==> wip/fjord <==
==> flow/design.v <==
module MAC_Unit #(parameter WIDTH=32) (
    input logic clk,
    input logic reset,
    input  logic [WIDTH-1:0] a,
    input  logic [WIDTH-1:0] b,
    output logic [WIDTH*2-1:0] result
);
    logic [WIDTH-1:0] a_reg, b_reg;
    logic [WIDTH*2-1:0] mult_result;  
    always_ff@(posedge clk or posedge reset) begin
        if (reset) begin
            a_reg <= '0;
            b_reg <= '0;
            mult_result <= '0;
            result <= '0;
        end else begin
            a_reg <= a;
            b_reg <= b;
            mult_result <= a_reg * b_reg;  
            result <= mult_result + result;  
        end 
    end
endmodule
==> flow/run.sh <==
#!/bin/bash
# the make line also repeats each setting of config.mk as NAME=value (left out here)
make -C /OpenROAD-flow-scripts/flow DESIGN_CONFIG=/design/flow/config.mk WORK_HOME=/design/flow/orfs CLKGATE_MAP_FILE= finish
==> flow/config.mk <==
export PLATFORM = sky130hd
export DESIGN_NAME = MAC_Unit
export DESIGN_NICKNAME = MAC_Unit
export VERILOG_FILES = /design/flow/design.v
export SDC_FILE = /design/flow/constraint.sdc
export NUM_CORES = 4
export LEC_CHECK = 0
export CAP_MARGIN = 35
export CELL_PAD_IN_SITES_GLOBAL_PLACEMENT = 0
export CORE_ASPECT_RATIO = 0.89
export CORE_MARGIN = 2
export CORE_UTILIZATION = 71
export CTS_CLUSTER_DIAMETER = 354
export GPL_ROUTABILITY_DRIVEN = 1
export GPL_TIMING_DRIVEN = 1
export MAX_ROUTING_LAYER = met4
export MIN_ROUTING_LAYER = met1
export PLACE_DENSITY_LB_ADDON = 0.01
export SETUP_SLACK_MARGIN = 1.97
export SLEW_MARGIN = 20
==> flow/constraint.sdc <==
create_clock -name core_clock -period 6.77 [get_ports {clk}]
set_input_delay 1.3540 -clock core_clock [delete_from_list [all_inputs] [get_ports {clk}]]
set_output_delay 1.3540 -clock core_clock [all_outputs]
set_load 0.01 [all_outputs]
==> inputs of wip/juniper, as changes to wip/fjord <==
Settings changed: CAP_MARGIN 35 to 20, CELL_PAD_IN_SITES_GLOBAL_PLACEMENT 0 to unset, CORE_ASPECT_RATIO 0.89 to unset, CORE_UTILIZATION 71 to 18, CTS_CLUSTER_DIAMETER 354 to unset, GPL_ROUTABILITY_DRIVEN 1 to unset, GPL_TIMING_DRIVEN 1 to unset, MAX_ROUTING_LAYER met4 to unset, MIN_ROUTING_LAYER met1 to unset, PLACE_DENSITY_LB_ADDON 0.01 to unset, SETUP_SLACK_MARGIN 1.97 to unset.
==> flow/constraint.sdc (replaced) <==
create_clock -name core_clock -period 8.79 [get_ports {clk}]
set_input_delay 1.7580 -clock core_clock [delete_from_list [all_inputs] [get_ports {clk}]]
set_output_delay 1.7580 -clock core_clock [all_outputs]
set_load 0.01 [all_outputs]
==> inputs of wip/garnet, as changes to wip/fjord <==
Settings changed: ABC_AREA set to 1, CAP_MARGIN 35 to 20, CELL_PAD_IN_SITES_GLOBAL_PLACEMENT 0 to unset, CORE_ASPECT_RATIO 0.89 to unset, CORE_UTILIZATION 71 to 40, CTS_CLUSTER_DIAMETER 354 to 383, CTS_CLUSTER_SIZE set to 31, GPL_ROUTABILITY_DRIVEN 1 to unset, GPL_TIMING_DRIVEN 1 to unset, MIN_ROUTING_LAYER met1 to unset, PLACE_DENSITY_LB_ADDON 0.01 to unset, SETUP_SLACK_MARGIN 1.97 to unset.
==> flow/constraint.sdc (replaced) <==
create_clock -name core_clock -period 9.0 [get_ports {clk}]
set_input_delay 1.8000 -clock core_clock [delete_from_list [all_inputs] [get_ports {clk}]]
set_output_delay 1.8000 -clock core_clock [all_outputs]
set_load 0.01 [all_outputs]
==> impl_metrics.sql <==
-- generated from flow reports
INSERT INTO impl_metrics (metric_group, metric, value, unit) VALUES
('status', 'run_status', 'complete, no violations', ''),
('timing', 'setup_viol_count_final', '0', ''),
('clocking', 'cts_resized', '0', ''),
('synth', 'cell_count_in_the_yosys_report', '6504', ''),
('global_routing', 'grt.met2_usage', '42.2', '%'),
('floorplanning', 'well_tap_count', '1524', ''),
('finish', 'final.signal_buffer_count', '194', '');
the above is filed under wip/garnet

==> impl_metrics.sql <==
-- generated from flow reports
INSERT INTO impl_metrics (metric_group, metric, value, unit) VALUES
('status', 'run_status', 'complete, no violations', ''),
('clocking', 'cts_resized', '0', ''),
('global_routing', 'grt.met2_usage', '18.5', '%'),
('finish', 'final.signal_buffer_count', '221', ''),
('synth', 'cell_count_in_the_yosys_report', '4432', ''),
('timing', 'setup_viol_count_final', '0', '');
the above is filed under wip/juniper

==> impl_metrics.sql <==
-- generated from flow reports
INSERT INTO impl_metrics (metric_group, metric, value, unit) VALUES
('status', 'run_status', 'complete, but fails checks', ''),
('status', 'failed_checks', 'setup timing', ''),
('timing', 'max-slew-margin-rel', '52.6', '%'),
('global_routing', 'grt.met2_usage', '65.2', '%'),
('finish', 'final.signal_buffer_count', '572', ''),
('flow_run', 'max_cap_violations', '0', ''),
('timing', 'setup_viol_count_final', '41', ''),
('synth', 'cell_count_in_the_yosys_report', '4432', ''),
('flow_run', 'warning_count', '29', ''),
('timing', 'worst_slack', '-0.946', 'ns'),
('floorplanning', 'well_tap_count', '774', '');
the above is filed under wip/fjord



==> quartz: inputs <==
Starts from the design.v that is shown in full above.
clock: 4.88 ns
lec_check: 0
abc_area: 0
cap_margin: 20
core_margin: 2
core_utilization: 72
cts_cluster_diameter: 376
cts_cluster_size: 10
hold_slack_margin: -0.08
slew_margin: 20
tns_end_percent: 5
run.sh (not shown) runs the stock make flow with config.mk's settings and CLKGATE_MAP_FILE=.
==> xenon (differences from quartz) <==
==> flow/config.mk (replaced) <==
export PLATFORM = sky130hd
export DESIGN_NAME = MAC_Unit
export DESIGN_NICKNAME = MAC_Unit
export VERILOG_FILES = /design/flow/design.v
export SDC_FILE = /design/flow/constraint.sdc
export NUM_CORES = 4
export LEC_CHECK = 0
export CAP_MARGIN = 20
export CORE_MARGIN = 2
export CORE_UTILIZATION = 40
export SLEW_MARGIN = 20
==> flow/constraint.sdc (replaced) <==
create_clock -name core_clock -period 8.79 [get_ports {clk}]
set_input_delay 1.7580 -clock core_clock [delete_from_list [all_inputs] [get_ports {clk}]]
set_output_delay 1.7580 -clock core_clock [all_outputs]
set_load 0.01 [all_outputs]
==> results <==
Status: quartz finished with violations; xenon no timing/DRC/antenna violations
Violated checks: quartz setup timing; xenon -
Total global routing track utilization: quartz 40.27%; xenon 22.62%
Worst setup slack before clock tree synthesis: quartz -2.796 ns; xenon 0.5223 ns
Number of antenna violations at the first check in global routing: quartz 3; xenon 1
Wire length of the first global-routing pass: quartz 186.1 mm; xenon 185.2 mm
Fill count: quartz 3341; xenon 10.11k
Final-report setup violation count: quartz 56; xenon 0
Buffers outside the clock class: quartz 554; xenon 252
Global-route track usage on met3: quartz 6.690%; xenon 2.687%
Filler-free cell count of the finished design: quartz 5558; xenon 5870
Max Used Layer: quartz met5; xenon met4
Area used by sequential logic in the layout: quartz 0.004822 sq mm; xenon 0.004805 sq mm
Total Negative Setup Slacks: quartz -107.20 ns; xenon 0 ns
Arrival @ worst endpoint: quartz 7.90 ns; xenon 8.82 ns
Routed len/inst: quartz 20.73 um; xenon 19.73 um
Pin count of the biggest net entering global routing: quartz 64; xenon 105
Standard cell core area: quartz 0.05770 sq mm; xenon 0.1038 sq mm
Max-slew headroom at the worst pin: quartz 57.13%; xenon 31.66%
Via count of the first global-routing pass: quartz 35.96k; xenon 32.60k
Final #Nets: quartz 6067; xenon 5765
Crit Path Max Fanout: quartz 11; xenon 19
HPWL after detailed placement: quartz 93.53 mm; xenon 95.85 mm


==> branch willow: inputs <==
RTL: the design.v shown in full above, as it stands there.
==> flow/config.mk <==
export PLATFORM = sky130hd
export DESIGN_NAME = MAC_Unit
export DESIGN_NICKNAME = MAC_Unit
export VERILOG_FILES = /design/flow/design.v
export SDC_FILE = /design/flow/constraint.sdc
export NUM_CORES = 4
export LEC_CHECK = 0
export ABC_AREA = 0
export CAP_MARGIN = 20
export CORE_ASPECT_RATIO = 0.5
export CORE_MARGIN = 2
export CORE_UTILIZATION = 50
export CTS_CLUSTER_DIAMETER = 383
export CTS_CLUSTER_SIZE = 98
export MAX_ROUTING_LAYER = met4
export PLACE_DENSITY = 0.42
export SLEW_MARGIN = 20
export TNS_END_PERCENT = 30
==> flow/constraint.sdc <==
create_clock -name core_clock -period 9.0 [get_ports {clk}]
set_input_delay 1.8000 -clock core_clock [delete_from_list [all_inputs] [get_ports {clk}]]
set_output_delay 1.8000 -clock core_clock [all_outputs]
set_load 0.01 [all_outputs]
==> branch harbor: changes against branch willow <==
--- a/flow/config.mk
+++ b/flow/config.mk
@@ -11,8 +11,7 @@
 export CORE_MARGIN = 2
-export CORE_UTILIZATION = 50
-export CTS_CLUSTER_DIAMETER = 383
+export CORE_UTILIZATION = 72
+export CTS_CLUSTER_DIAMETER = 376
 export CTS_CLUSTER_SIZE = 98
-export MAX_ROUTING_LAYER = met4
-export PLACE_DENSITY = 0.42
+export HOLD_SLACK_MARGIN = -0.08
 export SLEW_MARGIN = 20
-export TNS_END_PERCENT = 30
+export TNS_END_PERCENT = 5
==> flow/constraint.sdc (replaced) <==
create_clock -name core_clock -period 4.88 [get_ports {clk}]
set_input_delay 0.9760 -clock core_clock [delete_from_list [all_inputs] [get_ports {clk}]]
set_output_delay 0.9760 -clock core_clock [all_outputs]
set_load 0.01 [all_outputs]
==> qor summary <==
Worst slew pin tran: branch willow 1.184 ns; branch harbor 0.8505 ns
Critical path's slowest cell: branch willow dfrtp_1; branch harbor fa_1
Combinational cell area excluding buffers and inverters: branch willow 0.03284 mm^2; branch harbor 0.03361 mm^2
Total area of sequential cells: branch willow 0.004807 mm^2; branch harbor 0.004822 mm^2
Total antenna diodes in the routed design: branch willow 5; branch harbor 0
Tot GR Track Use: branch willow 0.3148; branch harbor 0.4190
HPWL after detailed placement: branch willow 105100 um; branch harbor 98900 um
Top Metal Used: branch willow met4; branch harbor met5
Initial antenna violation count: branch willow 11; branch harbor 1
Grt met2 use: branch willow 0.4416; branch harbor 0.6672
Result of the run: branch willow no timing/DRC/antenna violations; branch harbor failed layout checks
Reasons for failing layout checks: branch willow -; branch harbor setup timing
Depth of the most critical reg-to-reg path: branch willow 26; branch harbor 29


==> inputs of run a <==
RTL: the design.v shown in full above, as it stands there.
Settings: LEC_CHECK=0, ABC_AREA=1, CAP_MARGIN=20, CORE_ASPECT_RATIO=1.87, CORE_MARGIN=2, CORE_UTILIZATION=58, GPL_ROUTABILITY_DRIVEN=1, GPL_TIMING_DRIVEN=1, MAX_ROUTING_LAYER=met4, PLACE_DENSITY_LB_ADDON=0.05, SLEW_MARGIN=40, TNS_END_PERCENT=95; clock period 5.25 ns.
==> inputs of run b, as changes to run a <==
==> flow/config.mk (replaced) <==
export PLATFORM = sky130hd
export DESIGN_NAME = MAC_Unit
export DESIGN_NICKNAME = MAC_Unit
export VERILOG_FILES = /design/flow/design.v
export SDC_FILE = /design/flow/constraint.sdc
export NUM_CORES = 4
export LEC_CHECK = 0
export CAP_MARGIN = 35
export CELL_PAD_IN_SITES_GLOBAL_PLACEMENT = 0
export CORE_ASPECT_RATIO = 1.28
export CORE_MARGIN = 2
export CORE_UTILIZATION = 69
export CTS_CLUSTER_DIAMETER = 354
export GPL_ROUTABILITY_DRIVEN = 1
export GPL_TIMING_DRIVEN = 1
export MAX_ROUTING_LAYER = met4
export MIN_ROUTING_LAYER = met1
export PLACE_DENSITY = 0.39
export SETUP_SLACK_MARGIN = 1.01
export SLEW_MARGIN = 20
==> flow/constraint.sdc (replaced) <==
create_clock -name core_clock -period 4.55 [get_ports {clk}]
set_input_delay 0.9100 -clock core_clock [delete_from_list [all_inputs] [get_ports {clk}]]
set_output_delay 0.9100 -clock core_clock [all_outputs]
set_load 0.01 [all_outputs]
==> inputs of run c, as changes to run a <==
==> flow/config.mk (replaced) <==
export PLATFORM = sky130hd
export DESIGN_NAME = MAC_Unit
export DESIGN_NICKNAME = MAC_Unit
export VERILOG_FILES = /design/flow/design.v
export SDC_FILE = /design/flow/constraint.sdc
export NUM_CORES = 4
export LEC_CHECK = 0
export CAP_MARGIN = 35
export CELL_PAD_IN_SITES_GLOBAL_PLACEMENT = 0
export CORE_ASPECT_RATIO = 1.28
export CORE_MARGIN = 2
export CORE_UTILIZATION = 71
export CTS_CLUSTER_DIAMETER = 354
export GPL_ROUTABILITY_DRIVEN = 1
export GPL_TIMING_DRIVEN = 1
export MAX_ROUTING_LAYER = met4
export MIN_ROUTING_LAYER = met1
export SETUP_SLACK_MARGIN = -0.41
export SLEW_MARGIN = 20
==> flow/constraint.sdc (replaced) <==
create_clock -name core_clock -period 6.77 [get_ports {clk}]
set_input_delay 1.3540 -clock core_clock [delete_from_list [all_inputs] [get_ports {clk}]]
set_output_delay 1.3540 -clock core_clock [all_outputs]
set_load 0.01 [all_outputs]
==> inputs of run d, as changes to run a <==
==> flow/config.mk (replaced) <==
export PLATFORM = sky130hd
export DESIGN_NAME = MAC_Unit
export DESIGN_NICKNAME = MAC_Unit
export VERILOG_FILES = /design/flow/design.v
export SDC_FILE = /design/flow/constraint.sdc
export NUM_CORES = 4
export LEC_CHECK = 0
export ABC_AREA = 1
export CAP_MARGIN = 20
export CORE_ASPECT_RATIO = 0.5
export CORE_MARGIN = 2
export CORE_UTILIZATION = 72
export CTS_CLUSTER_DIAMETER = 379
export CTS_CLUSTER_SIZE = 100
export SETUP_SLACK_MARGIN = 1.22
export SLEW_MARGIN = 20
==> flow/constraint.sdc (replaced) <==
create_clock -name core_clock -period 4.49 [get_ports {clk}]
set_input_delay 0.8980 -clock core_clock [delete_from_list [all_inputs] [get_ports {clk}]]
set_output_delay 0.8980 -clock core_clock [all_outputs]
set_load 0.01 [all_outputs]
==> comparison <==
- Run c ran to the end with violations: setup timing. Run b reached the layout checks and failed them: setup timing. Run a finished but fails on setup timing. Run d did not get past 5_1_grt, error GRT-0116.
- Final cell count, highest first: run a, run b, run c.
- The highest setup slack belongs to run c, the lowest to run b.
- The lowest routed wire length belongs to run b, the highest to run a.
- The lowest maximum frequency belongs to run c, the highest to run a.
- Against run b, the synthesized area of run a is larger by 12%.
- Worst hold slack: run b < run a < run c.
- First-iteration DRC count, highest first: run c, run a, run b.
==> figures <==
| quantity | run b | run c | run a | run d |
|---|---|---|---|---|
| Combinational gates | 3,092 | 3,092 | 3,993 | - |
| Maxcap violations | 0 | 0 | 0 | - |
| Post-synthesis cell area | 42,000 um2 | 42,000 um2 | 46,900 um2 | 46,900 um2 |
| WP data required | 4990 ps | 7200 ps | 5690 ps | - |
| Footprint of the multi-input gates | 34,500 um2 | 33,900 um2 | 35,600 um2 | - |
| Via Count | 32,229 | 32,747 | 40,888 | - |
| Worst Max-Slew Pin Slew | 790 ps | 663 ps | 779 ps | - |
| RR Startpoint | a_reg[15] | b_reg[7] | a_reg[15] | - |
| Met1 WL | 45.1 mm | 43.2 mm | 46.7 mm | - |
| Final total negative setup slack | -127,440 ps | -15,260 ps | -59,580 ps | - |
| Timing endpoint of the critical path | mult_result[59] | mult_result[59] | mult_result[39] | - |
| Maximum operating frequency | 0.135 GHz | 0.133 GHz | 0.153 GHz | - |
| Status | finished with violations | finished with violations | finished with violations | stopped before the end |
| Last stage reached | - | - | - | 5_1_grt |
| Layout check failures | setup timing | setup timing | setup timing | - |
